### flow/design.v
module aoc_solver_top #(
    parameter WIDTH    = 32,
    parameter HEIGHT   = 32,
    parameter LOG_SIZE = 10
) (
    input         clear,
    input         clock,
    input  [31:0] reg_wdata,
    input         reg_write_strobe,
    input  [3:0]  reg_addr,
    output [31:0] reg_rdata
);
    localparam LATENCY = WIDTH + 5;
    localparam CELLS   = WIDTH * HEIGHT;
    localparam [2:0] S_START    = 3'd0;
    localparam [2:0] S_LOAD     = 3'd1;
    localparam [2:0] S_PROCESS  = 3'd2;
    localparam [2:0] S_CHECK    = 3'd3;
    localparam [2:0] S_FINISHED = 3'd4;
    reg  [LOG_SIZE-1:0] ram_write_addr;
    wire ram_write_en = reg_write_strobe & (reg_addr == 4'd3);
    wire start        = reg_write_strobe & (reg_addr == 4'd0) & reg_wdata[0];
    always @(posedge clock)
        if (clear)
            ram_write_addr <= {LOG_SIZE{1'b0}};
        else if (reg_write_strobe & (reg_addr == 4'd2))
            ram_write_addr <= reg_wdata[LOG_SIZE-1:0];
    reg [2:0]          state;
    reg [LOG_SIZE-1:0] x_count, y_count, read_addr;
    reg [15:0]         total_removed;
    reg                has_changed;
    wire in_load      = (state == S_LOAD);
    wire in_process   = (state == S_PROCESS);
    wire enable_shift = in_load | in_process;
    reg mem [0:(1<<LOG_SIZE)-1];
    reg rd_q0, rd_q1, rd_q2;
    always @(posedge clock)
        if (clear) begin
            rd_q0 <= 1'b0;
            rd_q1 <= 1'b0;
            rd_q2 <= 1'b0;
        end else begin
            rd_q0 <= mem[read_addr];
            rd_q1 <= rd_q0;
            rd_q2 <= rd_q1;
        end
    wire row0 = rd_q2;
    reg [WIDTH-1:0] line1, line2;
    wire row1 = line1[WIDTH-1];
    wire row2 = line2[WIDTH-1];
    reg r0c1, r0c2, r1c1, r1c2, r2c1, r2c2;
    always @(posedge clock)
        if (clear) begin
            line1 <= {WIDTH{1'b0}};
            line2 <= {WIDTH{1'b0}};
            {r0c1, r0c2, r1c1, r1c2, r2c1, r2c2} <= 6'd0;
        end else if (enable_shift) begin
            line1 <= {line1[WIDTH-2:0], row0};
            line2 <= {line2[WIDTH-2:0], row1};
            r0c1 <= row0; r0c2 <= r0c1;
            r1c1 <= row1; r1c2 <= r1c1;
            r2c1 <= row2; r2c2 <= r2c1;
        end
    reg [LOG_SIZE-1:0] cur_x_pipe [0:LATENCY-2];
    reg [LOG_SIZE-1:0] cur_y_pipe [0:LATENCY-2];
    reg [LOG_SIZE-1:0] waddr_pipe [0:LATENCY-1];
    integer i;
    always @(posedge clock)
        if (clear) begin
            for (i = 0; i < LATENCY - 1; i = i + 1) begin
                cur_x_pipe[i] <= {LOG_SIZE{1'b0}};
                cur_y_pipe[i] <= {LOG_SIZE{1'b0}};
            end
            for (i = 0; i < LATENCY; i = i + 1)
                waddr_pipe[i] <= {LOG_SIZE{1'b0}};
        end else begin
            cur_x_pipe[0] <= x_count;
            cur_y_pipe[0] <= y_count;
            for (i = 1; i < LATENCY - 1; i = i + 1) begin
                cur_x_pipe[i] <= cur_x_pipe[i-1];
                cur_y_pipe[i] <= cur_y_pipe[i-1];
            end
            waddr_pipe[0] <= read_addr;
            for (i = 1; i < LATENCY; i = i + 1)
                waddr_pipe[i] <= waddr_pipe[i-1];
        end
    wire [LOG_SIZE-1:0] cur_x      = cur_x_pipe[LATENCY-2];
    wire [LOG_SIZE-1:0] cur_y      = cur_y_pipe[LATENCY-2];
    wire [LOG_SIZE-1:0] write_addr = waddr_pipe[LATENCY-1];
    wire is_left   = (cur_x == 0);
    wire is_right  = (cur_x == WIDTH - 1);
    wire is_top    = (cur_y == 0);
    wire is_bottom = (cur_y == HEIGHT - 1);
    wire n_ul = r2c2 & ~(is_top | is_left);
    wire n_u  = r2c1 & ~is_top;
    wire n_ur = row2 & ~(is_top | is_right);
    wire n_l  = r1c2 & ~is_left;
    wire n_r  = row1 & ~is_right;
    wire n_dl = r0c2 & ~(is_bottom | is_left);
    wire n_d  = r0c1 & ~is_bottom;
    wire n_dr = row0 & ~(is_bottom | is_right);
    wire [3:0] count_now = n_ul + n_u + n_ur + n_l + n_r + n_dl + n_d + n_dr;
    reg [3:0] neighbours_count;
    reg       center_delayed;
    always @(posedge clock)
        if (clear) begin
            neighbours_count <= 4'd0;
            center_delayed   <= 1'b0;
        end else if (enable_shift) begin
            neighbours_count <= count_now;
            center_delayed   <= r1c1;
        end
    wire remove    = in_process & center_delayed & (neighbours_count < 4'd4);
    wire advancing = in_load | (in_process & (read_addr < CELLS));
    wire                mem_we    = ram_write_en | remove;
    wire [LOG_SIZE-1:0] mem_waddr = remove ? write_addr : ram_write_addr;
    wire                mem_wdata = remove ? 1'b0 : reg_wdata[0];
    always @(posedge clock)
        if (mem_we)
            mem[mem_waddr] <= mem_wdata;
    always @(posedge clock)
        if (clear) begin
            state         <= S_START;
            x_count       <= {LOG_SIZE{1'b0}};
            y_count       <= {LOG_SIZE{1'b0}};
            read_addr     <= {LOG_SIZE{1'b0}};
            total_removed <= 16'd0;
            has_changed   <= 1'b0;
        end else begin
            if (advancing) begin
                read_addr <= read_addr + 1'b1;
                if (x_count == WIDTH - 1) begin
                    x_count <= {LOG_SIZE{1'b0}};
                    y_count <= y_count + 1'b1;
                end else
                    x_count <= x_count + 1'b1;
            end
            case (state)
                S_START:
                    if (start) begin
                        total_removed <= 16'd0;
                        read_addr     <= {LOG_SIZE{1'b0}};
                        x_count       <= {LOG_SIZE{1'b0}};
                        y_count       <= {LOG_SIZE{1'b0}};
                        has_changed   <= 1'b0;
                        state         <= S_LOAD;
                    end
                S_LOAD:
                    if (read_addr == LATENCY - 1)
                        state <= S_PROCESS;
                S_PROCESS: begin
                    if (remove) begin
                        has_changed   <= 1'b1;
                        total_removed <= total_removed + 16'd1;
                    end
                    if (write_addr == CELLS - 1)
                        state <= S_CHECK;
                end
                S_CHECK:
                    if (has_changed) begin
                        has_changed <= 1'b0;
                        read_addr   <= {LOG_SIZE{1'b0}};
                        x_count     <= {LOG_SIZE{1'b0}};
                        y_count     <= {LOG_SIZE{1'b0}};
                        state       <= S_LOAD;
                    end else
                        state <= S_FINISHED;
                default: ;
            endcase
        end
    wire done = (state == S_FINISHED);
    assign reg_rdata = (reg_addr == 4'd1) ? {total_removed, 15'd0, done} : 32'd0;
endmodule
### flow/run.sh
#!/bin/bash
# the make line also repeats each setting of config.mk as NAME=value (left out here)
make -C /OpenROAD-flow-scripts/flow DESIGN_CONFIG=/design/flow/config.mk WORK_HOME=/design/flow/orfs CLKGATE_MAP_FILE= finish
### flow/config.mk
export PLATFORM = sky130hd
export DESIGN_NAME = aoc_solver_top
export DESIGN_NICKNAME = aoc_solver_top
export VERILOG_FILES = /design/flow/design.v
export SDC_FILE = /design/flow/constraint.sdc
export NUM_CORES = 4
export LEC_CHECK = 0
export ABC_AREA = 1
export CAP_MARGIN = 5
export CELL_PAD_IN_SITES_DETAIL_PLACEMENT = 2
export CELL_PAD_IN_SITES_GLOBAL_PLACEMENT = 0
export CORE_ASPECT_RATIO = 0.5
export CORE_MARGIN = 10
export CORE_UTILIZATION = 26
export MIN_ROUTING_LAYER = met2
export PLACE_DENSITY_LB_ADDON = 0.03
export SETUP_SLACK_MARGIN = -0.2
export SLEW_MARGIN = 20
export TNS_END_PERCENT = 15
### flow/constraint.sdc
create_clock -name core_clock -period 5.0 [get_ports {clock}]
set_input_delay 1.0000 -clock core_clock [delete_from_list [all_inputs] [get_ports {clock}]]
set_output_delay 1.0000 -clock core_clock [all_outputs]
set_load 0.01 [all_outputs]
==> impl_metrics.yaml, run 1 <==
# yosys + openroad results
status:
  result_of_the_run: "no timing/DRC/antenna violations"
clock_tree:
  clk_pin_slew_worst_paths_ns: 0.07
  htree_num_levels: 4
  tritoncts.num_buffers: 229
  numClockSinks: 2247
  cts_resized: 0
  tritoncts: "built"
  worst_skew_pair_latency_ns: 0.94
  root_buffer: "clkbuf_16"
  post_cts.repair.setup_buffers: 0
  cts_hold_buffers: 0
  cts.path.max_buffers: 4
yosys:
  netlist_instances: 9032
  xor_area_frac: 0.000741
  async_reset_ff_frac: 0
  synth_top_area_share: 0.372
  synth-edff-count: 1024
  top_cells_by_count: "2877 x nor2_1, 1251 x inv_1, 1223 x dfxtp_1"
  synthSimpleGateAreaFrac: 0.210
  syn_avg_cell_area_um2: 9.16
  synth_cell_type_count: 45
  yosysWarnings: 4
  netlist_top_cells_area: "edfxtp_1 37%, dfxtp_1 30%, nor2_1 13%"
  yosys.area.top_type: "edfxtp_1"
  mux_area_frac: 0
  ys_chip_area_um2: 82700
  synth_area_um2: 82700
  postSynth.topFlopCell: "dfxtp_1"
  post_synth_ao_oa_area_fraction: 0.0324
  top_cell: "nor2_1"
  synth-seq-cells: 2247
  synth.yosys.num_cells: 9032
  synth_adder_area_share: 0.00179
  yosysSeqAreaShare: 0.668
  topCombFamilyByArea: "simple AND/OR/NAND/NOR gates"
power:
  clock_power_share: 0.465
  highest_ir_drop_seen_on_vdd_uv: 262
  seqPwrFrac: 0.517
  p_sw_frac: 0.230
  power_leader: "registers"
  power.switching_uw: 8530
  power_in_the_clock_group_uw: 17300
  cell_internal_pwr_uw: 28600
  pwr-share-comb: 0.018
  pwr.group.combinational_uw: 675
  pg_seq_uw: 19200
  power_leakage_uw: 0.0327
  power-per-cell-area_nw_per_um2: 391
final_timing:
  setup_viol: 0
  maxClockFrequency_mhz: 252
  timing.max_slew.rel_slack: 0.216
  fin_skew_ns: 0.0895
  rsz0062_at_grt: "false"
  post-route-min-period_ns: 3.96
  timing.final.max_slew_violations: 0
  timing.final.hold_violations: 0
  hold_ws_ns: 0.323
  final_critical_path_share_of_the_clock_period: 0.793
  actual_slew_at_the_worst_max_slew_pin_ns: 1.18
critical_path:
  critPathCapture: "mem[32]$_DFFE_PP_"
  critical_path.endpoint_type: "flop"
  worst_r2r_path_depth: 9
  cp_cell_sequence: "nand3_4, o21ai_2, inv_1, nor2_2, inv_1, nor2_1, nand2_2, buf_12, nor2_1"
  max_stage_delay_ns: 0.57
  crit-reg2reg-capture: "mem[32]$_DFFE_PP_"
  worstPathArrival_ns: 4.55
  cpLargestDelayFamily: "simple AND/OR/NAND/NOR gates"
  crit-reg2reg-launch: "state[2]$_DFF_P_"
  crit_required_ns: 5.59
  path_depth: 9
  critPathKind: "flop to flop"
  crit_buf_inv: 3
  cpMaxStageDelayCell: "dfxtp_1"
  cp-startpoint: "state[2]$_DFF_P_"
  startpoint_type: "flop"
  critical_path_peak_fanout: 23
  timing.reg2reg.setup_slack_ns: 1.04
global_route:
  global_route_wire_length_before_repair_um: 396000
  number_of_global_route_vias_before_repair: 86900
  antenna_violations_before_repair: 0
  grt_max_degree: 197
  globalRouteTotalUtil: 0.229
  globalRouteOverflowTotal: 0
finish:
  seqCellArea_um2: 55200
  multiInputGateArea_um2: 20500
  finish.net_count: 8948
  final_cells: 13300
  area_growth_pct: 14.9
  fill_cells: 35100
floorplanning:
  core_util_floorplan: 0.261
  die_width_um: 818
  ioPinCount: 71
  std_cell_rows: 146
  floorplan.die_area_um2: 342000
  die-height_um: 419
  coreArea_um2: 317000
drt:
  avgViaCountPerCell: 5.65
  totalWireLength_um: 266000
  drtIter0Drc: 7103
  postRouteAntennaNets: 0
  detail_route.wl_per_cell_um: 20.0
  drc_violations_left: 0
  firstDrtPassIters: 7
  routed-via-count: 75300
placement:
  port_buffers: 33
  globalplace.congestion: 0.733
  dpl.cell_count: 12900
  post_dp_hpwl_um: 136000
run:
  log.warning_count: 91
  maxCapViolCount: 0
hold_path:
  min_path_cells: 2
  worstHoldEndpoint: "cur_y_pipe[1][9]$_SDFF_PP0_"
  hold_path.startpoint: "cur_y_pipe[0][9]$_SDFF_PP0_"
  holdCritPathClass: "flop to flop"
==> cell type report <==
class | count | area share
Tap cell | 4218 | 0.0555
Sequential cell | 2247 | 0.581
Multi-Input combinational cell | 4952 | 0.215
Antenna cell | 12 | 0.000316
Inverter | 1264 | 0.0502
Clock inverter | 87 | 0.00656
Clock buffer | 325 | 0.0682
Timing Repair Buffer | 205 | 0.0225
==> per-layer routing <==
| metal | part of all wire | global-route usage | up-vias |
|---|---|---|---|
| li1 | - | - | 27400 |
| met1 | 0 | - | 27400 |
| met2 | 0.52 | 0.261 | 19600 |
| met3 | 0.44 | 0.333 | 838 |
| met4 | 0.039 | 0.0320 | 40 |
| met5 | 0.0057 | 0.0387 | - |
==> metrics by stage <==
| step | setup TNS (ns) | cell area, um^2 | utilization | power [uW] | setup slack (ns) |
|---|---|---|---|---|---|
| floorplan | -6012.67 | 82800 | - | 20000 | -5.87 |
| global placement | 0 | 87900 | 0.278 | 20300 | 1.00 |
| detailed placement | 0 | 87900 | 0.278 | 20300 | 0.985 |
| CTS | 0 | 95000 | 0.300 | 37600 | 1.17 |
| global route | 0 | 95000 | 0.300 | 38700 | 0.791 |
| finish | 0 | 95000 | 0.300 | 37100 | 1.04 |
==> run 2: changes to the inputs <==
- ABC_AREA: 1 -> 0
- CAP_MARGIN: 5 -> 20
- CELL_PAD_IN_SITES_DETAIL_PLACEMENT: 2 -> default
- CELL_PAD_IN_SITES_GLOBAL_PLACEMENT: 0 -> default
- CORE_ASPECT_RATIO: 0.5 -> default
- CORE_MARGIN: 10 -> 2
- CORE_UTILIZATION: 26 -> 70
- CTS_CLUSTER_DIAMETER: default -> 210
- CTS_CLUSTER_SIZE: default -> 21
- MIN_ROUTING_LAYER: met2 -> default
- SETUP_SLACK_MARGIN: -0.2 -> 0.66
- TNS_END_PERCENT: 15 -> default
- clock period: 5.0 -> 2.22 ns (I/O delays scaled with it)
==> impl_metrics.yaml, run 2 <==
# yosys + openroad results
yosys:
  yosys.area.top_type: "edfxtp_1"
  synth-edff-count: 1024
  postSynth.topFlopCell: "dfxtp_1"
  topCombFamilyByArea: "simple AND/OR/NAND/NOR gates"
  xor_area_frac: 0.00365
  ys_chip_area_um2: 79300
  yosysWarnings: 4
  netlist_top_cells_area: "edfxtp_1 39%, dfxtp_1 31%, nor2b_1 8.6%"
  top_cell: "dfxtp_1"
  syn_avg_cell_area_um2: 12.9
  async_reset_ff_frac: 0
  synth.yosys.num_cells: 6130
  post_synth_ao_oa_area_fraction: 0.0272
  synth-seq-cells: 2247
  synthSimpleGateAreaFrac: 0.166
  synth_adder_area_share: 0.00186
  synth_cell_type_count: 77
  netlist_instances: 6130
  synth_top_area_share: 0.388
  synth_area_um2: 79300
  mux_area_frac: 0.0771
  top_cells_by_count: "1223 x dfxtp_1, 1127 x nor2_1, 1089 x nor2b_1"
  yosysSeqAreaShare: 0.697
drt:
  routed-via-count: 50400
  drc_violations_left: 0
  drtIter0Drc: 7309
  totalWireLength_um: 216000
  firstDrtPassIters: 19
  detail_route.wl_per_cell_um: 26.9
  avgViaCountPerCell: 6.27
  postRouteAntennaNets: 0
hold_path:
  min_path_cells: 3
  worstHoldEndpoint: "waddr_pipe[32][1]$_SDFF_PP0_"
  holdCritPathClass: "input pin to flop"
  hold_path.startpoint: "clear"
critical_path:
  crit-reg2reg-launch: "cur_y_pipe[35][9]$_SDFF_PP0_"
  startpoint_type: "flop"
  cpLargestDelayFamily: "buffers and inverters"
  path_depth: 23
  worst_r2r_path_depth: 23
  worstPathArrival_ns: 4.52
  cpMaxStageDelayCell: "or4_4"
  critPathCapture: "neighbours_count[2]$_SDFFE_PP0N_"
  critical_path.endpoint_type: "flop"
  timing.reg2reg.setup_slack_ns: -1.61
  critical_path_peak_fanout: 3
  crit_required_ns: 2.92
  cp_cell_sequence: "or4_4, nor2_4, nand3_4, buf_6, buf_4, buf_6, buf_6, buf_4, buf_6, buf_4, buf_4, buf_4, buf_4, buf_4, buf_6, buf_4, buf_4, buf_6, buf_6, a31oi_4, xnor2_1, nand2_1, a21oi_2"
  cp-startpoint: "cur_y_pipe[35][9]$_SDFF_PP0_"
  critPathKind: "flop to flop"
  worst_path_most_repeated_cell: "buf_4"
  max_stage_delay_ns: 0.55
  crit-reg2reg-capture: "neighbours_count[2]$_SDFFE_PP0N_"
  crit_buf_inv: 16
final_timing:
  final_critical_path_share_of_the_clock_period: 1.72
  timing.final.hold_violations: 0
  worst_slack_ns: -1.61
  setup_viol: 1921
  actual_slew_at_the_worst_max_slew_pin_ns: 0.705
  post-route-min-period_ns: 3.83
  maxClockFrequency_mhz: 261
  fin_tns_setup_ns: -587.95
  rsz0062_at_grt: "true"
  timing.max_slew.rel_slack: 0.526
  fin_skew_ns: 0.0431
  timing.final.max_slew_violations: 0
clock_tree:
  cts.path.max_buffers: 3
  tritoncts: "built"
  htree_num_levels: 3
  numClockSinks: 2247
  worst_skew_pair_latency_ns: 0.79
  cts_hold_buffers: 0
  clk_pin_slew_worst_paths_ns: 0.09
  root_buffer: "clkbuf_16"
  tritoncts.num_buffers: 116
global_route:
  globalRouteOverflowTotal: 0
  global_route_wire_length_before_repair_um: 293000
  number_of_global_route_vias_before_repair: 47800
  grt_max_degree: 165
  globalRouteTotalUtil: 0.340
  antenna_violations_before_repair: 8
power:
  power_in_the_clock_group_uw: 22400
  highest_ir_drop_seen_on_vdd_uv: 753
  power_leader: "registers"
  pwr-share-comb: 0.020
  power-per-cell-area_nw_per_um2: 707
  p_sw_frac: 0.203
  pwr.group.combinational_uw: 1310
  seqPwrFrac: 0.645
  power.switching_uw: 13600
  pg_seq_uw: 43100
  power_leakage_uw: 0.0318
  clock_power_share: 0.335
  design_power_total_uw: 66900
  cell_internal_pwr_uw: 53300
finish:
  fill_cells: 5265
  final_cells: 8036
  area_growth_pct: 19.2
  finish.net_count: 6531
floorplanning:
  core_util_floorplan: 0.706
  coreArea_um2: 112000
  die_width_um: 341
  die-height_um: 341
  std_cell_rows: 123
  floorplan.die_area_um2: 116000
  ioPinCount: 71
placement:
  port_buffers: 33
  globalplace.congestion: 0.898
  post_dp_hpwl_um: 106000
  dpl.cell_count: 7660
run:
  maxCapViolCount: 0
  log.warning_count: 59
status:
  failed_layout_checks: "setup timing"
  result_of_the_run: "finished with violations"
==> run 2: stage by stage <==
| stage | utilization | worst slack [ns] | cell area [um^2] | hold slack, ns |
|---|---|---|---|---|
| detailed placement | 0.748 | -1.54 | 84100 | 0.420 |
| global placement | 0.748 | -1.65 | 84100 | 0.414 |
| CTS | 0.819 | -1.41 | 92000 | 0.168 |
| finish | 0.841 | -1.61 | 94500 | 0.207 |
| global route | 0.841 | -1.64 | 94500 | 0.198 |
| floorplan | - | -8.48 | 79300 | 0.414 |
==> run 2: per-layer routing <==
layer / global-route usage / wire length (um) / part of all wire / up-vias
li1: - / - / - / 21300
met1: 0.423 / 69900 / 0.32 / 24100
met2: 0.532 / 95000 / 0.44 / 3738
met3: 0.0948 / 31800 / 0.15 / 1211
met4: 0.212 / 19200 / 0.089 / 12
met5: 0 / 80 / 0.00037 / -
==> run 2: repair_timing <==
item | CTS | global route
endpoints found under the setup margin | 2188 | 2193
cloned | 69 | 28
buffers inserted | 68 | 39
pin swaps | 70 | 63
gates resized | 695 | 402
==> run 2: cell type report <==
type | instances | area [um^2] | share of cell area
Multi-Input combinational cell | 3403 | 24700 | 0.261
Antenna cell | 4 | 10.0 | 0.000106
Inverter | 21 | 78.8 | 0.000834
Tap cell | 1500 | 1880 | 0.0199
Clock buffer | 162 | 3100 | 0.0328
Sequential cell | 2247 | 55300 | 0.585
Timing Repair Buffer | 693 | 9330 | 0.0988
Clock inverter | 6 | 145 | 0.00154
==> run 3: changes to the inputs <==
- ABC_AREA: 0 -> 1
- CELL_PAD_IN_SITES_DETAIL_PLACEMENT: default -> 2
- CELL_PAD_IN_SITES_GLOBAL_PLACEMENT: default -> 2
- CORE_ASPECT_RATIO: default -> 1.07
- CORE_MARGIN: 2 -> 6
- CORE_UTILIZATION: 70 -> 67
- CTS_CLUSTER_DIAMETER: 210 -> default
- CTS_CLUSTER_SIZE: 21 -> 11
- GPL_TIMING_DRIVEN: default -> 0
- HOLD_SLACK_MARGIN: default -> 0.18
- MAX_ROUTING_LAYER: default -> met5
- PLACE_DENSITY: default -> 0.93
- PLACE_DENSITY_LB_ADDON: 0.03 -> default
- SETUP_SLACK_MARGIN: 0.66 -> 1.5
- SLEW_MARGIN: 20 -> 30
- TNS_END_PERCENT: default -> 45
- clock period: 2.22 -> 6.75 ns (I/O delays scaled with it)
==> impl_metrics.yaml, run 3 <==
# generated from flow reports
yosys:
  synth_area_um2: 82700
  yosysWarnings: 4
  top_cells_by_count: "2877 x nor2_1, 1251 x inv_1, 1223 x dfxtp_1"
  topCombFamilyByArea: "simple AND/OR/NAND/NOR gates"
  xor_area_frac: 0.000741
  netlist_instances: 9032
  synth_top_area_share: 0.372
  mux_area_frac: 0
  synth_adder_area_share: 0.00179
  top_cell: "nor2_1"
  synthSimpleGateAreaFrac: 0.210
  synth.yosys.num_cells: 9032
  postSynth.topFlopCell: "dfxtp_1"
  synth-edff-count: 1024
  async_reset_ff_frac: 0
  yosys.area.top_type: "edfxtp_1"
  yosysSeqAreaShare: 0.668
  synth-seq-cells: 2247
  ys_chip_area_um2: 82700
  post_synth_ao_oa_area_fraction: 0.0324
  netlist_top_cells_area: "edfxtp_1 37%, dfxtp_1 30%, nor2_1 13%"
  synth_cell_type_count: 45
  syn_avg_cell_area_um2: 9.16
floorplanning:
  floorplan.die_area_um2: 132000
  die_width_um: 352
  std_cell_rows: 132
  coreArea_um2: 122000
  die-height_um: 375
  core_util_floorplan: 0.679
status:
  lastStage: "global placement without I/O (3_1_place_gp_skip_io)"
  tool.error: "[ERROR GPL-0301] Utilization 117.874 % exceeds 100%."
  result_of_the_run: "aborted with a tool error"
==> run 4: changes to the inputs <==
- ABC_AREA: 1 -> default
- CAP_MARGIN: 20 -> 0
- CELL_PAD_IN_SITES_DETAIL_PLACEMENT: 2 -> 0
- CELL_PAD_IN_SITES_GLOBAL_PLACEMENT: 2 -> default
- CORE_ASPECT_RATIO: 1.07 -> default
- CORE_MARGIN: 6 -> 2
- CORE_UTILIZATION: 67 -> 69
- CTS_CLUSTER_SIZE: 11 -> 57
- GPL_TIMING_DRIVEN: 0 -> default
- HOLD_SLACK_MARGIN: 0.18 -> 0.09
- MAX_ROUTING_LAYER: met5 -> default
- PLACE_DENSITY: 0.93 -> default
- SETUP_SLACK_MARGIN: 1.5 -> 0.95
- TNS_END_PERCENT: 45 -> default
- clock period: 6.75 -> 3.2 ns (I/O delays scaled with it)
==> impl_metrics.yaml, run 4 <==
# yosys + openroad results
final_timing:
  hold_ws_ns: 0.245
  post-route-min-period_ns: 3.65
  timing.final.hold_violations: 0
  timing.max_slew.rel_slack: 0.412
  timing.final.max_slew_violations: 0
  worst_slack_ns: -0.450
  setup_viol: 2
  maxClockFrequency_mhz: 274
  fin_tns_setup_ns: -0.819
  actual_slew_at_the_worst_max_slew_pin_ns: 0.882
  rsz0062_at_grt: "true"
  final_critical_path_share_of_the_clock_period: 1.14
  fin_skew_ns: 0.0444
drt:
  firstDrtPassIters: 8
  drtIter0Drc: 6764
  drc_violations_left: 0
  totalWireLength_um: 208000
  routed-via-count: 49700
  avgViaCountPerCell: 6.15
  detail_route.wl_per_cell_um: 25.7
  postRouteAntennaNets: 0
critical_path:
  crit_buf_inv: 2
  worstPathArrival_ns: 4.40
  crit_required_ns: 3.95
  crit-reg2reg-capture: "neighbours_count[2]$_SDFFE_PP0N_"
  critPathKind: "flop to flop"
  cp_cell_sequence: "or4_4, nor2_4, nand3_2, and2_4, fa_1, inv_1, fa_1, fa_2, inv_2, ha_4, nand2_2, nor2_1, a31oi_1, xnor2_1, nand2_1, a21oi_2"
  crit-reg2reg-launch: "cur_x_pipe[35][7]$_SDFF_PP0_"
  cpLargestDelayFamily: "adder cells"
  path_depth: 16
  critical_path.endpoint_type: "flop"
  timing.reg2reg.setup_slack_ns: -0.45
  cpMaxStageDelayCell: "or4_4"
  critPathCapture: "neighbours_count[2]$_SDFFE_PP0N_"
  cp-startpoint: "cur_x_pipe[35][7]$_SDFF_PP0_"
  startpoint_type: "flop"
  worst_r2r_path_depth: 16
  max_stage_delay_ns: 0.54
  critical_path_peak_fanout: 3
  worst_path_most_repeated_cell: "fa_1"
clock_tree:
  cts.path.max_buffers: 3
  tritoncts.num_buffers: 205
  root_buffer: "clkbuf_16"
  htree_num_levels: 4
  numClockSinks: 2247
  clk_pin_slew_worst_paths_ns: 0.06
  tritoncts: "built"
  worst_skew_pair_latency_ns: 0.84
finish:
  fill_cells: 5442
  postLayoutCoreUtil: 0.848
  fin_area_um2: 96800
  finish.net_count: 6435
  area_growth_pct: 22.1
placement:
  preCtsSetupSlack_ns: -0.598
  port_buffers: 33
  placed_cell_area_um2: 82500
  post_dp_hpwl_um: 101000
  globalplace.congestion: 0.873
power:
  highest_ir_drop_seen_on_vdd_uv: 537
  power_leader: "registers"
  seqPwrFrac: 0.542
  pwr.group.combinational_uw: 859
  power_in_the_clock_group_uw: 24500
  pwr-share-comb: 0.016
  cell_internal_pwr_uw: 44100
  p_sw_frac: 0.204
  power_leakage_uw: 0.0325
  power.switching_uw: 11300
  clock_power_share: 0.443
  power-per-cell-area_nw_per_um2: 572
  pg_seq_uw: 30000
floorplanning:
  std_cell_rows: 124
  coreArea_um2: 114000
  core_util_floorplan: 0.694
  floorplan.die_area_um2: 118000
  die_width_um: 343
  die-height_um: 343
  ioPinCount: 71
global_route:
  gr-usage-met3: 0.0714
  grt_util_met1: 0.419
  number_of_global_route_vias_before_repair: 46700
  globalRouteOverflowTotal: 0
  globalRouteTotalUtil: 0.326
  grt_max_degree: 157
  busiest_layer_in_global_routing: "met2"
  global_route_wire_length_before_repair_um: 285000
  antenna_violations_before_repair: 10
  grt_util_met2: 0.521
yosys:
  post_synth_ao_oa_area_fraction: 0.0272
  synth_cell_type_count: 77
  yosysWarnings: 4
  synth_area_um2: 79300
  topCombFamilyByArea: "simple AND/OR/NAND/NOR gates"
  yosys.area.top_type: "edfxtp_1"
  postSynth.topFlopCell: "dfxtp_1"
  xor_area_frac: 0.00365
  top_cell: "dfxtp_1"
  synthSimpleGateAreaFrac: 0.166
  syn_avg_cell_area_um2: 12.9
  netlist_top_cells_area: "edfxtp_1 39%, dfxtp_1 31%, nor2b_1 8.6%"
  synth-seq-cells: 2247
  top_cells_by_count: "1223 x dfxtp_1, 1127 x nor2_1, 1089 x nor2b_1"
  netlist_instances: 6130
  synth_adder_area_share: 0.00186
  synth.yosys.num_cells: 6130
  ys_chip_area_um2: 79300
  synth-edff-count: 1024
  yosysSeqAreaShare: 0.697
  synth_top_area_share: 0.388
  mux_area_frac: 0.0771
  async_reset_ff_frac: 0
run:
  log.warning_count: 76
  maxCapViolCount: 0
hold_path:
  worstHoldEndpoint: "waddr_pipe[22][0]$_SDFF_PP0_"
  min_path_cells: 2
  hold_path.startpoint: "clear"
  holdCritPathClass: "input pin to flop"
status:
  failed_layout_checks: "setup timing"
  result_of_the_run: "finished with violations"
run 4: repair_timing:
item                                    in CTS  in global routing
pin swaps                                  117                 73
cloned                                      55                 29
hold buffers                                 0                  0
endpoints found under the setup margin    1056               2036
resized                                    627                530
buffers inserted                            70                 32
run 4: final cells by class:
type	count	area, um^2	share of cell area
Antenna cell	4	10.0	0.000103
Clock buffer	310	6120	0.0633
Clock inverter	71	726	0.00750
Inverter	21	78.8	0.000814
Multi-Input combinational cell	3403	25200	0.261
Sequential cell	2247	55200	0.571
Tap cell	1512	1890	0.0195
Timing Repair Buffer	508	7490	0.0774
run 4: stage by stage:
step | instances | power, uW
finish | 8076 | 55300
global route | 8073 | 56700
CTS | 8011 | 55400
detailed placement | 7505 | 31300
global placement | 7505 | 31300
floorplan | 6144 | 31200
run 4: per-layer routing:
layer / up-vias / share of wire
met3: 962 / 0.12
met2: 3357 / 0.46
met5: - / 0.00017
met1: 24000 / 0.34
met4: 6 / 0.079
li1: 21300 / -
==> run 5: changes to the inputs <==
- ABC_AREA: default -> 1
- CAP_MARGIN: 0 -> 20
- CELL_PAD_IN_SITES_DETAIL_PLACEMENT: 0 -> default
- CORE_UTILIZATION: 69 -> 70
- CTS_CLUSTER_SIZE: 57 -> 33
- HOLD_SLACK_MARGIN: 0.09 -> 0.29
- PLACE_DENSITY: default -> 0.68
- SETUP_SLACK_MARGIN: 0.95 -> -0.16
- SLEW_MARGIN: 30 -> 20
- clock period: 3.2 -> 2.22 ns (I/O delays scaled with it)
==> impl_metrics.yaml, run 5 <==
# yosys + openroad results
status:
  result_of_the_run: "finished with violations"
  failed_layout_checks: "setup timing"
yosys:
  synth-edff-count: 1024
  synth_cell_type_count: 45
  synth_top_area_share: 0.372
  yosysWarnings: 4
  top_cells_by_count: "2877 x nor2_1, 1251 x inv_1, 1223 x dfxtp_1"
  synth_area_um2: 82700
  ys_chip_area_um2: 82700
  top_cell: "nor2_1"
  synth.yosys.num_cells: 9032
  async_reset_ff_frac: 0
  synthSimpleGateAreaFrac: 0.210
  netlist_top_cells_area: "edfxtp_1 37%, dfxtp_1 30%, nor2_1 13%"
  synth_adder_area_share: 0.00179
  topCombFamilyByArea: "simple AND/OR/NAND/NOR gates"
  xor_area_frac: 0.000741
  synth-seq-cells: 2247
  yosys.area.top_type: "edfxtp_1"
  netlist_instances: 9032
  syn_avg_cell_area_um2: 9.16
  yosysSeqAreaShare: 0.668
  mux_area_frac: 0
  post_synth_ao_oa_area_fraction: 0.0324
  postSynth.topFlopCell: "dfxtp_1"
power:
  power_leader: "registers"
  clock_power_share: 0.443
  seqPwrFrac: 0.537
  pg_seq_uw: 43200
  power.switching_uw: 16600
  pwr.group.combinational_uw: 1590
  power-per-cell-area_nw_per_um2: 828
  cell_internal_pwr_uw: 63900
  design_power_total_uw: 80500
  pwr-share-comb: 0.020
  power_in_the_clock_group_uw: 35700
  p_sw_frac: 0.206
  power_leakage_uw: 0.0356
  highest_ir_drop_seen_on_vdd_uv: 844
run:
  maxCapViolCount: 0
  log.warning_count: 68
critical_path:
  crit_required_ns: 2.95
  critical_path_peak_fanout: 2
  max_stage_delay_ns: 0.55
  worstPathArrival_ns: 4.08
  cp_cell_sequence: "nor4_4, buf_4, a31oi_2, fa_1, inv_2, fa_1, fa_2, inv_2, ha_4, nand2_2, nor2_2, a31o_4, xor2_1, o21ai_1, inv_1"
  cpMaxStageDelayCell: "fa_1"
  cp-startpoint: "cur_y_pipe[35][3]$_SDFF_PP0_"
  crit-reg2reg-capture: "neighbours_count[2]$_SDFFE_PP0N_"
  cpLargestDelayFamily: "adder cells"
  timing.reg2reg.setup_slack_ns: -1.12
  worst_r2r_path_depth: 15
  startpoint_type: "flop"
  critPathKind: "flop to flop"
  critical_path.endpoint_type: "flop"
  path_depth: 15
  critPathCapture: "neighbours_count[2]$_SDFFE_PP0N_"
  crit_buf_inv: 4
  crit-reg2reg-launch: "cur_y_pipe[35][3]$_SDFF_PP0_"
finish:
  postLayoutCoreUtil: 0.827
  finish.net_count: 9263
  area_growth_pct: 17.6
drt:
  drtIter0Drc: 7454
  detailroute.wirelength.met2_um: 101000
  drc_violations_left: 0
  detail_route.wl_per_cell_um: 19.6
  met1_wl_um: 76500
  topRoutingLayerUsed: "met5"
  postRouteAntennaNets: 0
  wl_met3_um: 23800
  totalWireLength_um: 214000
  firstDrtPassIters: 6
  routed-via-count: 60300
  avgViaCountPerCell: 5.52
  antenna-diode-count: 0
clock_tree:
  root_buffer: "clkbuf_16"
  tritoncts.num_buffers: 207
  tritoncts: "built"
  numClockSinks: 2247
  worst_skew_pair_latency_ns: 0.88
  htree_num_levels: 4
  clk_pin_slew_worst_paths_ns: 0.09
  cts.path.max_buffers: 3
final_timing:
  fin_skew_ns: 0.0491
  maxClockFrequency_mhz: 299
  setup_viol: 1035
  rsz0062_at_grt: "true"
  timing.final.max_slew_violations: 0
  final_critical_path_share_of_the_clock_period: 1.51
  timing.max_slew.rel_slack: 0.422
  actual_slew_at_the_worst_max_slew_pin_ns: 0.867
  post-route-min-period_ns: 3.34
  timing.final.hold_violations: 0
  worst_slack_ns: -1.12
floorplanning:
  core_util_floorplan: 0.703
  std_cell_rows: 126
  die_width_um: 348
  floorplan.die_area_um2: 121000
  ioPinCount: 71
  die-height_um: 348
  coreArea_um2: 118000
global_route:
  antenna_violations_before_repair: 3
  number_of_global_route_vias_before_repair: 57600
  globalRouteOverflowTotal: 0
  global_route_wire_length_before_repair_um: 315000
  globalRouteTotalUtil: 0.339
  grt_max_degree: 211
hold_path:
  worstHoldEndpoint: "cur_x_pipe[3][5]$_SDFF_PP0_"
  hold_path.startpoint: "cur_x_pipe[2][5]$_SDFF_PP0_"
  min_path_cells: 2
  holdCritPathClass: "flop to flop"
placement:
  post_dp_hpwl_um: 114000
  port_buffers: 33
  preCtsSetupSlack_ns: -1.22
  globalplace.congestion: 0.864
## run 5: area by class of cell
cell class | instances | area, um^2
fillers | 6962 | 20300
flip-flops and latches | 2247 | 55300
clock buffers | 306 | 6060
well taps | 1536 | 1920
clock inverters | 79 | 913
multi-input cells | 4952 | 21400
inverters | 1264 | 4790
repair buffers | 542 | 7000
## run 5: repair_timing
item / in CTS / in global routing
pin swaps: 19 / 18
gates cloned: 8 / 33
endpoints found under the setup margin: 1044 / 1018
resized: 130 / 242
hold endpoints to repair: 271 / 0
hold buffers: 5 / 0
setup buffers: 29 / 14
## run 5: routing by layer
metal / vias up / global-route usage
li1: 28100 / -
met1: 28300 / 0.419
met2: 3112 / 0.568
met3: 774 / 0.0681
met4: 6 / 0.174
met5: - / 0
## run 5: per-stage QoR
stage	hold WS, ns	area (um^2)	setup TNS, ns	std cells
6_report	0.357	97300	-189.32	10900
5_1_grt	0.372	97300	-275.94	10900
4_1_cts	0.325	95600	-175.92	10900
3_5_place_dp	0.392	87800	-362.47	10500
3_3_place_gp	0.388	87800	-336.79	10500
2_1_floorplan	0.388	82800	-8543.44	9046
==> run 6: changes to the inputs <==
- CAP_MARGIN: 20 -> 0
- CORE_UTILIZATION: 70 -> 72
- CTS_CLUSTER_DIAMETER: default -> 364
- CTS_CLUSTER_SIZE: 33 -> 21
- HOLD_SLACK_MARGIN: 0.29 -> 0.24
- PLACE_DENSITY: 0.68 -> default
- SLEW_MARGIN: 20 -> 40
==> impl_metrics.yaml, run 6 <==
# yosys + openroad results
status:
  result_of_the_run: "finished with violations"
  failed_layout_checks: "setup timing"
yosys:
  synth-seq-cells: 2247
  mux_area_frac: 0
  synth_top_area_share: 0.372
  synth_adder_area_share: 0.00179
  synthSimpleGateAreaFrac: 0.210
  synth-edff-count: 1024
  postSynth.topFlopCell: "dfxtp_1"
  netlist_top_cells_area: "edfxtp_1 37%, dfxtp_1 30%, nor2_1 13%"
  synth_area_um2: 82700
  xor_area_frac: 0.000741
  ys_chip_area_um2: 82700
  synth_cell_type_count: 45
  yosysWarnings: 4
  netlist_instances: 9032
  yosys.area.top_type: "edfxtp_1"
  top_cells_by_count: "2877 x nor2_1, 1251 x inv_1, 1223 x dfxtp_1"
  top_cell: "nor2_1"
  syn_avg_cell_area_um2: 9.16
  async_reset_ff_frac: 0
  post_synth_ao_oa_area_fraction: 0.0324
  yosysSeqAreaShare: 0.668
  topCombFamilyByArea: "simple AND/OR/NAND/NOR gates"
  synth.yosys.num_cells: 9032
hold_path:
  hold_path.startpoint: "reg_wdata[2]"
  holdCritPathClass: "input pin to flop"
  min_path_cells: 3
  worstHoldEndpoint: "ram_write_addr[2]$_SDFFE_PP0P_"
global_route:
  busiest_layer_in_global_routing: "met2"
  global_route_wire_length_before_repair_um: 332000
  antenna_violations_before_repair: 13
  number_of_global_route_vias_before_repair: 58500
  gr-usage-met3: 0.0913
  grt_max_degree: 168
  globalRouteTotalUtil: 0.374
  globalRouteOverflowTotal: 0
  grt_util_met2: 0.601
  grt_util_met1: 0.452
critical_path:
  cpLargestDelayFamily: "adder cells"
  critical_path_peak_fanout: 2
  path_depth: 16
  max_stage_delay_ns: 0.53
  crit_required_ns: 2.89
  cp_cell_sequence: "nor4_2, nand4_1, inv_2, nor2_2, fa_1, inv_1, fa_1, fa_2, inv_2, ha_4, nand2_2, nor2_2, a31o_2, xor2_1, o21ai_1, inv_1"
  crit-reg2reg-launch: "cur_x_pipe[35][2]$_SDFF_PP0_"
  crit_buf_inv: 4
  cpMaxStageDelayCell: "fa_1"
  critPathKind: "flop to flop"
  worstPathArrival_ns: 4.01
  startpoint_type: "flop"
  timing.reg2reg.setup_slack_ns: -1.12
  worst_r2r_path_depth: 16
  cp-startpoint: "cur_x_pipe[35][2]$_SDFF_PP0_"
  crit-reg2reg-capture: "neighbours_count[2]$_SDFFE_PP0N_"
  critical_path.endpoint_type: "flop"
  critPathCapture: "neighbours_count[2]$_SDFFE_PP0N_"
placement:
  dpl.cell_count: 10500
  post_dp_hpwl_um: 116000
  preCtsSetupSlack_ns: -1.29
  port_buffers: 33
  globalplace.congestion: 0.892
finish:
  fill_cells: 5914
  final_cells: 10900
  finish.net_count: 9330
  area_growth_pct: 18.7
clock_tree:
  worst_skew_pair_latency_ns: 0.79
  numClockSinks: 2247
  tritoncts.num_buffers: 116
  htree_num_levels: 3
  cts.path.max_buffers: 3
  tritoncts: "built"
  clk_pin_slew_worst_paths_ns: 0.09
  root_buffer: "clkbuf_16"
power:
  power-per-cell-area_nw_per_um2: 691
  power_leakage_uw: 0.0353
  clock_power_share: 0.337
  highest_ir_drop_seen_on_vdd_uv: 779
  power_in_the_clock_group_uw: 22900
  cell_internal_pwr_uw: 53500
  pwr.group.combinational_uw: 1850
  pwr-share-comb: 0.027
  power.switching_uw: 14400
  power_leader: "registers"
  seqPwrFrac: 0.636
  pg_seq_uw: 43200
  p_sw_frac: 0.212
floorplanning:
  coreArea_um2: 114000
  std_cell_rows: 124
  die_width_um: 343
  core_util_floorplan: 0.724
  floorplan.die_area_um2: 118000
  ioPinCount: 71
  die-height_um: 343
final_timing:
  setup_viol: 1784
  timing.final.hold_violations: 0
  worst_slack_ns: -1.12
  rsz0062_at_grt: "true"
  final_critical_path_share_of_the_clock_period: 1.50
  post-route-min-period_ns: 3.34
  maxClockFrequency_mhz: 299
  fin_skew_ns: 0.0375
  timing.max_slew.rel_slack: 0.508
  hold_ws_ns: 0.334
  fin_tns_setup_ns: -579.82
  actual_slew_at_the_worst_max_slew_pin_ns: 0.738
  timing.final.max_slew_violations: 0
drt:
  drtIter0Drc: 10300
  postRouteAntennaNets: 0
  firstDrtPassIters: 12
  routed-via-count: 64000
  detail_route.wl_per_cell_um: 23.0
  drc_violations_left: 0
  avgViaCountPerCell: 5.89
  totalWireLength_um: 250000
run:
  log.warning_count: 83
  maxCapViolCount: 0
-- run 6: cell type report --
cell class,count,area (um^2),area share
Clock inverter,7,189,0.00192
Multi-Input combinational cell,4955,23200,0.236
Inverter,1264,4800,0.0489
Sequential cell,2247,55300,0.563
Antenna cell,12,30.0,0.000306
Tap cell,1512,1890,0.0193
Timing Repair Buffer,696,9730,0.0991
Clock buffer,175,3120,0.0318
Timing Repair inverter,1,11.3,0.000115
-- run 6: metrics by stage --
step           cell area [um^2]  total power [uW]   util
2_1_floorplan             82800             45100      -
3_3_place_gp              87900             45600  0.770
3_5_place_dp              87900             45600  0.770
4_1_cts                   94100             67500  0.824
5_1_grt                   98200             69400  0.860
6_report                  98200             67900  0.860
-- run 6: routing by layer --
metal	vias up	wire, um
met3	1552	37000
met4	12	24700
li1	28200	-
met5	-	199
met1	29600	80000
met2	4632	108000
-- run 6: what timing repair did --
| action | 4_1_cts | 5_1_grt |
|---|---|---|
| buffers inserted | 49 | 66 |
| gates cloned | 46 | 59 |
| hold buffers | 1 | 0 |
| gates resized | 349 | 613 |
| hold endpoints to repair | 58 | 0 |
| pin swaps | 30 | 85 |
| endpoints found under the setup margin | 1045 | 1039 |
==> run 7: changes to the inputs <==
- CAP_MARGIN: 0 -> 5
- CORE_UTILIZATION: 72 -> 59
- CTS_CLUSTER_DIAMETER: 364 -> default
- CTS_CLUSTER_SIZE: 21 -> default
- GPL_ROUTABILITY_DRIVEN: default -> 0
- HOLD_SLACK_MARGIN: 0.24 -> default
- MAX_ROUTING_LAYER: default -> met4
- PLACE_DENSITY_LB_ADDON: default -> 0.17
- SETUP_SLACK_MARGIN: -0.16 -> default
- SLEW_MARGIN: 40 -> 20
- clock period: 2.22 -> 3.36 ns (I/O delays scaled with it)
==> impl_metrics.yaml, run 7 <==
# yosys + openroad results
status:
  result_of_the_run: "finished with violations"
  failed_layout_checks: "setup timing"
drt:
  firstDrtPassIters: 6
  detail_route.wl_per_cell_um: 17.7
  avgViaCountPerCell: 5.21
  routed-via-count: 57200
  drtIter0Drc: 5648
  postRouteAntennaNets: 0
  drc_violations_left: 0
  totalWireLength_um: 194000
  antenna-diode-count: 0
clock_tree:
  cts.path.max_buffers: 3
  numClockSinks: 2247
  cts_hold_buffers: 0
  htree_num_levels: 4
  root_buffer: "clkbuf_16"
  tritoncts.num_buffers: 211
  tritoncts: "built"
  clk_pin_slew_worst_paths_ns: 0.07
  worst_skew_pair_latency_ns: 0.86
floorplanning:
  die_width_um: 378
  core_util_floorplan: 0.593
  coreArea_um2: 139000
  std_cell_rows: 137
  die-height_um: 378
  ioPinCount: 71
  floorplan.die_area_um2: 143000
critical_path:
  cp_cell_sequence: "nor4_4, nand4_1, inv_2, nor2_4, fa_1, inv_1, fa_1, fa_2, inv_2, ha_4, nand2_2, nor2_2, a31o_2, xor2_1, o21ai_1, inv_1"
  cpMaxStageDelayCell: "fa_1"
  path_depth: 16
  crit_buf_inv: 4
  cpLargestDelayFamily: "adder cells"
  crit_required_ns: 4.11
  startpoint_type: "flop"
  cp-startpoint: "cur_x_pipe[35][2]$_SDFF_PP0_"
  critPathCapture: "neighbours_count[2]$_SDFFE_PP0N_"
  critical_path_peak_fanout: 2
  timing.reg2reg.setup_slack_ns: -0.12
  crit-reg2reg-launch: "cur_x_pipe[35][2]$_SDFF_PP0_"
  max_stage_delay_ns: 0.53
  crit-reg2reg-capture: "neighbours_count[2]$_SDFFE_PP0N_"
  worst_r2r_path_depth: 16
  critical_path.endpoint_type: "flop"
  worstPathArrival_ns: 4.23
  critPathKind: "flop to flop"
yosys:
  yosysWarnings: 4
  synth_adder_area_share: 0.00179
  syn_avg_cell_area_um2: 9.16
  netlist_instances: 9032
  mux_area_frac: 0
  ys_chip_area_um2: 82700
  synth_top_area_share: 0.372
  yosys.area.top_type: "edfxtp_1"
  topCombFamilyByArea: "simple AND/OR/NAND/NOR gates"
  synth-seq-cells: 2247
  top_cells_by_count: "2877 x nor2_1, 1251 x inv_1, 1223 x dfxtp_1"
  synth-edff-count: 1024
  synth_area_um2: 82700
  post_synth_ao_oa_area_fraction: 0.0324
  synth.yosys.num_cells: 9032
  synth_cell_type_count: 45
  top_cell: "nor2_1"
  netlist_top_cells_area: "edfxtp_1 37%, dfxtp_1 30%, nor2_1 13%"
  async_reset_ff_frac: 0
  postSynth.topFlopCell: "dfxtp_1"
  yosysSeqAreaShare: 0.668
  xor_area_frac: 0.000741
  synthSimpleGateAreaFrac: 0.210
run:
  log.warning_count: 64
  maxCapViolCount: 0
power:
  highest_ir_drop_seen_on_vdd_uv: 571
  pg_seq_uw: 28600
  power_leader: "registers"
  cell_internal_pwr_uw: 42400
  pwr-share-comb: 0.017
  seqPwrFrac: 0.535
  power.switching_uw: 11000
  power_in_the_clock_group_uw: 24000
  power-per-cell-area_nw_per_um2: 577
  power_leakage_uw: 0.0330
  p_sw_frac: 0.206
  pwr.group.combinational_uw: 890
  clock_power_share: 0.449
hold_path:
  min_path_cells: 2
  hold_path.startpoint: "clear"
  holdCritPathClass: "input pin to flop"
  worstHoldEndpoint: "cur_x_pipe[1][0]$_SDFF_PP0_"
finish:
  seqCellArea_um2: 55200
  finish.net_count: 8971
  area_growth_pct: 12.0
  multiInputGateArea_um2: 20500
  fill_cells: 11000
  final_cells: 11000
  fin_area_um2: 92600
final_timing:
  timing.final.max_slew_violations: 0
  maxClockFrequency_mhz: 288
  post-route-min-period_ns: 3.48
  setup_viol: 2
  actual_slew_at_the_worst_max_slew_pin_ns: 0.903
  fin_skew_ns: 0.0597
  timing.final.hold_violations: 0
  worst_slack_ns: -0.117
  final_critical_path_share_of_the_clock_period: 1.03
  rsz0062_at_grt: "true"
  fin_tns_setup_ns: -0.153
  timing.max_slew.rel_slack: 0.398
placement:
  dpl.cell_count: 10600
  preCtsSetupSlack_ns: -0.279
  port_buffers: 33
  placed_cell_area_um2: 85400
  post_dp_hpwl_um: 103000
global_route:
  globalRouteTotalUtil: 0.280
  globalRouteOverflowTotal: 0
  antenna_violations_before_repair: 1
  grt_max_degree: 208
  number_of_global_route_vias_before_repair: 54600
  global_route_wire_length_before_repair_um: 301000
==> run 7: stage by stage <==
step	total power, uW	hold WS, ns	util
2_1_floorplan	29800	0.388	-
4_1_cts	53700	0.126	0.664
5_1_grt	54900	0.155	0.664
3_5_place_dp	30000	0.392	0.613
6_report	53400	0.191	0.664
3_3_place_gp	30000	0.388	0.613
==> run 7: layout make-up <==
| class | instances | area share |
|---|---|---|
| sequential | 2247 | 0.597 |
| multi-input combinational | 4952 | 0.221 |
| clock buffer | 318 | 0.0666 |
| inverter | 1264 | 0.0514 |
| timing repair buffer | 246 | 0.0286 |
| tap | 1876 | 0.0253 |
| clock inverter | 75 | 0.0104 |
==> run 7: timing repair <==
action | in CTS | in global routing
pin swaps | 10 | 5
gates resized | 11 | 7
setup endpoints to repair | 2 | 2
buffers inserted | 1 | 1
==> run 7: per-layer routing <==
metal / vias to the layer above / global-route usage / share of wire
met1: 27000 / 0.353 / 0.40
met3: 482 / 0.0505 / 0.088
met2: 2244 / 0.448 / 0.47
met4: 0 / 0.115 / 0.041
li1: 27500 / - / -
met5: - / - / 0
==> run 8: changes to the inputs <==
- CAP_MARGIN: 5 -> 20
- CORE_UTILIZATION: 59 -> 70
- CTS_CLUSTER_SIZE: default -> 33
- GPL_ROUTABILITY_DRIVEN: 0 -> default
- HOLD_SLACK_MARGIN: default -> 0.29
- MAX_ROUTING_LAYER: met4 -> default
- PLACE_DENSITY_LB_ADDON: 0.17 -> 0.19
- SETUP_SLACK_MARGIN: default -> 0.67
- clock period: 3.36 -> 2.89 ns (I/O delays scaled with it)
==> impl_metrics.yaml, run 8 <==
# yosys + openroad results
critical_path:
  path_depth: 17
  critical_path_peak_fanout: 2
  cpMaxStageDelayCell: "fa_1"
  worstPathArrival_ns: 4.27
  crit-reg2reg-launch: "cur_x_pipe[35][5]$_SDFF_PP0_"
  cpLargestDelayFamily: "adder cells"
  worst_path_most_repeated_cell: "inv_2"
  worst_r2r_path_depth: 17
  crit-reg2reg-capture: "neighbours_count[2]$_SDFFE_PP0N_"
  timing.reg2reg.setup_slack_ns: -0.62
  critPathKind: "flop to flop"
  critical_path.endpoint_type: "flop"
  cp-startpoint: "cur_x_pipe[35][5]$_SDFF_PP0_"
  cp_cell_sequence: "nor4_4, buf_4, nand4_1, inv_2, nor2_2, fa_1, inv_2, fa_1, fa_2, inv_2, ha_4, nand2_2, nor2_2, a31o_4, xor2_1, o21ai_1, inv_1"
  critPathCapture: "neighbours_count[2]$_SDFFE_PP0N_"
  crit_required_ns: 3.65
  crit_buf_inv: 5
  max_stage_delay_ns: 0.54
  startpoint_type: "flop"
final_timing:
  final_critical_path_share_of_the_clock_period: 1.22
  fin_tns_setup_ns: -1.69
  rsz0062_at_grt: "true"
  timing.final.hold_violations: 0
  timing.final.max_slew_violations: 0
  maxClockFrequency_mhz: 285
  actual_slew_at_the_worst_max_slew_pin_ns: 1.12
  timing.max_slew.rel_slack: 0.254
  worst_slack_ns: -0.623
  setup_viol: 4
  fin_skew_ns: 0.0553
  post-route-min-period_ns: 3.51
floorplanning:
  coreArea_um2: 118000
  die_width_um: 348
  die-height_um: 348
  ioPinCount: 71
  floorplan.die_area_um2: 121000
  core_util_floorplan: 0.703
  std_cell_rows: 126
yosys:
  synth-edff-count: 1024
  yosysWarnings: 4
  yosysSeqAreaShare: 0.668
  synth_adder_area_share: 0.00179
  synth_area_um2: 82700
  synthSimpleGateAreaFrac: 0.210
  synth_top_area_share: 0.372
  post_synth_ao_oa_area_fraction: 0.0324
  xor_area_frac: 0.000741
  topCombFamilyByArea: "simple AND/OR/NAND/NOR gates"
  top_cell: "nor2_1"
  ys_chip_area_um2: 82700
  yosys.area.top_type: "edfxtp_1"
  netlist_instances: 9032
  syn_avg_cell_area_um2: 9.16
  synth-seq-cells: 2247
  async_reset_ff_frac: 0
  top_cells_by_count: "2877 x nor2_1, 1251 x inv_1, 1223 x dfxtp_1"
  mux_area_frac: 0
  synth_cell_type_count: 45
  synth.yosys.num_cells: 9032
  postSynth.topFlopCell: "dfxtp_1"
  netlist_top_cells_area: "edfxtp_1 37%, dfxtp_1 30%, nor2_1 13%"
clock_tree:
  root_buffer: "clkbuf_16"
  tritoncts.num_buffers: 206
  worst_skew_pair_latency_ns: 0.89
  clk_pin_slew_worst_paths_ns: 0.06
  cts.path.max_buffers: 3
  numClockSinks: 2247
  tritoncts: "built"
  htree_num_levels: 4
run:
  maxCapViolCount: 0
  log.warning_count: 71
power:
  pwr-share-comb: 0.021
  power_in_the_clock_group_uw: 27700
  power_leakage_uw: 0.0355
  highest_ir_drop_seen_on_vdd_uv: 696
  seqPwrFrac: 0.533
  cell_internal_pwr_uw: 49100
  pg_seq_uw: 33200
  pwr.group.combinational_uw: 1330
  power.switching_uw: 13200
  clock_power_share: 0.445
  power-per-cell-area_nw_per_um2: 637
  design_power_total_uw: 62300
  power_leader: "registers"
  p_sw_frac: 0.212
drt:
  routed-via-count: 64300
  avgViaCountPerCell: 5.93
  totalWireLength_um: 244000
  drtIter0Drc: 10300
  detail_route.wl_per_cell_um: 22.5
  postRouteAntennaNets: 0
  drc_violations_left: 0
  firstDrtPassIters: 12
finish:
  finish.net_count: 9171
  fill_cells: 5961
  postLayoutCoreUtil: 0.831
  area_growth_pct: 18.2
global_route:
  globalRouteOverflowTotal: 0
  number_of_global_route_vias_before_repair: 60200
  antenna_violations_before_repair: 13
  global_route_wire_length_before_repair_um: 330000
  globalRouteTotalUtil: 0.357
  grt_max_degree: 167
hold_path:
  holdCritPathClass: "flop to flop"
  hold_path.startpoint: "waddr_pipe[13][5]$_SDFF_PP0_"
  min_path_cells: 2
  worstHoldEndpoint: "waddr_pipe[14][5]$_SDFF_PP0_"
placement:
  post_dp_hpwl_um: 107000
  port_buffers: 33
  globalplace.congestion: 0.852
status:
  result_of_the_run: "finished with violations"
  failed_layout_checks: "setup timing"
[run 8: stage by stage]
stage                     hold slack (ns)  worst slack [ns]  std cells  instance area [um^2]
after floorplan                     0.388             -7.67       9046                 82800
after global placement              0.388            -0.762      10300                 85600
after detailed placement            0.392            -0.730      10300                 85600
after CTS                           0.352            -0.653      10700                 94900
after global routing                0.369            -0.772      10800                 97700
final                               0.351            -0.623      10800                 97700
[run 8: repair_timing]
| action | in CTS | in global routing |
|---|---|---|
| cloned | 33 | 55 |
| buffers inserted | 40 | 38 |
| hold buffers | 1 | 0 |
| setup endpoints to repair | 1059 | 1698 |
| endpoints found under the hold margin | 43 | 0 |
| pin swaps | 22 | 91 |
| resized | 358 | 337 |
[run 8: metal layers]
| layer | vias up | share of wire | GRT usage |
|---|---|---|---|
| met1 | 29600 | 0.32 | 0.434 |
| met2 | 5038 | 0.43 | 0.566 |
| met5 | - | 0.00041 | 0 |
| met3 | 1672 | 0.15 | 0.0881 |
| met4 | 14 | 0.093 | 0.242 |
| li1 | 28000 | - | - |
[run 8: layout make-up]
cell class | count | area, um^2 | area share
multi-input combinational | 4958 | 22000 | 0.225
tap | 1536 | 1920 | 0.0197
clock buffer | 291 | 5910 | 0.0605
antenna | 11 | 27.5 | 0.000282
inverter | 1264 | 4810 | 0.0492
sequential | 2247 | 55300 | 0.565
timing repair inverter | 6 | 77.6 | 0.000794
timing repair buffer | 439 | 6620 | 0.0678
clock inverter | 94 | 1100 | 0.0113
==> run 9: changes to the inputs <==
- ABC_AREA: 1 -> default
- CORE_UTILIZATION: 70 -> 69
- CTS_CLUSTER_SIZE: 33 -> default
- HOLD_SLACK_MARGIN: 0.29 -> default
- PLACE_DENSITY_LB_ADDON: 0.19 -> default
- SETUP_SLACK_MARGIN: 0.67 -> default
- clock period: 2.89 -> 1.76 ns (I/O delays scaled with it)
==> impl_metrics.yaml, run 9 <==
# yosys + openroad results
final_timing:
  final_critical_path_share_of_the_clock_period: 2.06
  setup_viol: 2182
  fin_tns_setup_ns: -1310.32
  actual_slew_at_the_worst_max_slew_pin_ns: 0.786
  worst_slack_ns: -1.86
  timing.max_slew.rel_slack: 0.476
  maxClockFrequency_mhz: 276
  fin_skew_ns: 0.0434
  hold_ws_ns: 0.0603
  rsz0062_at_grt: "true"
  post-route-min-period_ns: 3.62
  timing.final.hold_violations: 0
  timing.final.max_slew_violations: 0
run:
  log.warning_count: 61
  maxCapViolCount: 0
yosys:
  yosysSeqAreaShare: 0.697
  synth_adder_area_share: 0.00186
  async_reset_ff_frac: 0
  synth-edff-count: 1024
  top_cell: "dfxtp_1"
  topCombFamilyByArea: "simple AND/OR/NAND/NOR gates"
  netlist_top_cells_area: "edfxtp_1 39%, dfxtp_1 31%, nor2b_1 8.6%"
  ys_chip_area_um2: 79300
  synth_cell_type_count: 77
  yosysWarnings: 4
  netlist_instances: 6130
  synth-seq-cells: 2247
  post_synth_ao_oa_area_fraction: 0.0272
  synthSimpleGateAreaFrac: 0.166
  synth.yosys.num_cells: 6130
  synth_top_area_share: 0.388
  postSynth.topFlopCell: "dfxtp_1"
  synth_area_um2: 79300
  yosys.area.top_type: "edfxtp_1"
  top_cells_by_count: "1223 x dfxtp_1, 1127 x nor2_1, 1089 x nor2b_1"
  mux_area_frac: 0.0771
  xor_area_frac: 0.00365
  syn_avg_cell_area_um2: 12.9
critical_path:
  critPathCapture: "neighbours_count[2]$_SDFFE_PP0N_"
  cpLargestDelayFamily: "adder cells"
  crit-reg2reg-capture: "neighbours_count[2]$_SDFFE_PP0N_"
  max_stage_delay_ns: 0.54
  critPathKind: "flop to flop"
  crit_required_ns: 2.50
  worst_r2r_path_depth: 16
  cpMaxStageDelayCell: "or4_4"
  cp_cell_sequence: "or4_4, nor2_4, nand3_2, and2_4, fa_1, inv_1, fa_1, fa_2, inv_2, ha_4, nand2_2, nor2_2, a31oi_2, xnor2_1, nand2_1, a21oi_2"
  startpoint_type: "flop"
  crit-reg2reg-launch: "cur_x_pipe[35][7]$_SDFF_PP0_"
  critical_path.endpoint_type: "flop"
  cp-startpoint: "cur_x_pipe[35][7]$_SDFF_PP0_"
  path_depth: 16
  worstPathArrival_ns: 4.36
  timing.reg2reg.setup_slack_ns: -1.86
  critical_path_peak_fanout: 3
  worst_path_most_repeated_cell: "fa_1"
  crit_buf_inv: 2
status:
  result_of_the_run: "finished with violations"
  failed_layout_checks: "setup timing"
drt:
  drtIter0Drc: 4929
  drc_violations_left: 0
  routed-via-count: 47500
  antenna-diode-count: 0
  avgViaCountPerCell: 5.83
  firstDrtPassIters: 6
  detail_route.wl_per_cell_um: 22.7
  postRouteAntennaNets: 0
  totalWireLength_um: 185000
power:
  pwr-share-comb: 0.015
  pg_seq_uw: 54500
  highest_ir_drop_seen_on_vdd_uv: 1310
  seqPwrFrac: 0.533
  power_in_the_clock_group_uw: 46100
  p_sw_frac: 0.198
  clock_power_share: 0.451
  power.switching_uw: 20200
  power-per-cell-area_nw_per_um2: 1090
  pwr.group.combinational_uw: 1560
  power_leakage_uw: 0.0322
  cell_internal_pwr_uw: 81900
  power_leader: "registers"
clock_tree:
  tritoncts.num_buffers: 205
  tritoncts: "built"
  numClockSinks: 2247
  htree_num_levels: 4
  root_buffer: "clkbuf_16"
  cts.path.max_buffers: 3
  clk_pin_slew_worst_paths_ns: 0.06
  cts_hold_buffers: 0
  worst_skew_pair_latency_ns: 0.81
hold_path:
  min_path_cells: 3
  hold_path.startpoint: "clear"
  holdCritPathClass: "input pin to flop"
  worstHoldEndpoint: "waddr_pipe[8][6]$_SDFF_PP0_"
global_route:
  number_of_global_route_vias_before_repair: 47000
  grt_max_degree: 151
  globalRouteTotalUtil: 0.315
  globalRouteOverflowTotal: 0
  global_route_wire_length_before_repair_um: 277000
  antenna_violations_before_repair: 1
placement:
  globalplace.congestion: 0.897
  port_buffers: 33
  dpl.cell_count: 7714
  preCtsSetupSlack_ns: -2.10
  placed_cell_area_um2: 84800
  post_dp_hpwl_um: 108000
floorplanning:
  coreArea_um2: 114000
  die_width_um: 343
  core_util_floorplan: 0.694
  die-height_um: 343
  ioPinCount: 71
  floorplan.die_area_um2: 118000
  std_cell_rows: 124
finish:
  fin_area_um2: 93400
  final_cells: 8143
  finish.net_count: 6500
  area_growth_pct: 17.9
-- run 9: per-layer routing --
| metal | vias up | wire (um) | track usage |
|---|---|---|---|
| li1 | 21400 | - | - |
| met1 | 23300 | 68200 | 0.406 |
| met2 | 2214 | 89400 | 0.522 |
| met3 | 557 | 17800 | 0.0597 |
| met4 | 0 | 9770 | 0.149 |
| met5 | - | 0 | 0 |
-- run 9: through the flow --
step	total power, uW	utilization
after CTS	103000	0.813
after global placement	57100	0.743
final	102000	0.818
after detailed placement	57100	0.743
after floorplan	56700	-
after global routing	105000	0.818
-- run 9: final cells by class --
type	instances	area, um^2
tap	1512	1890
multi-input combinational	3403	22400
clock buffer	304	6210
inverter	21	78.8
timing repair buffer	573	6610
sequential	2247	55200
clock inverter	83	1020
fill	6268	20700
-- run 9: what timing repair did --
item / 4_1_cts / 5_1_grt
setup buffers: 12 / 15
pin swaps: 12 / 15
resized: 119 / 68
cloned: 9 / 6
endpoints found under the setup margin: 2181 / 2182
Power and IR drop assume default switching activity.
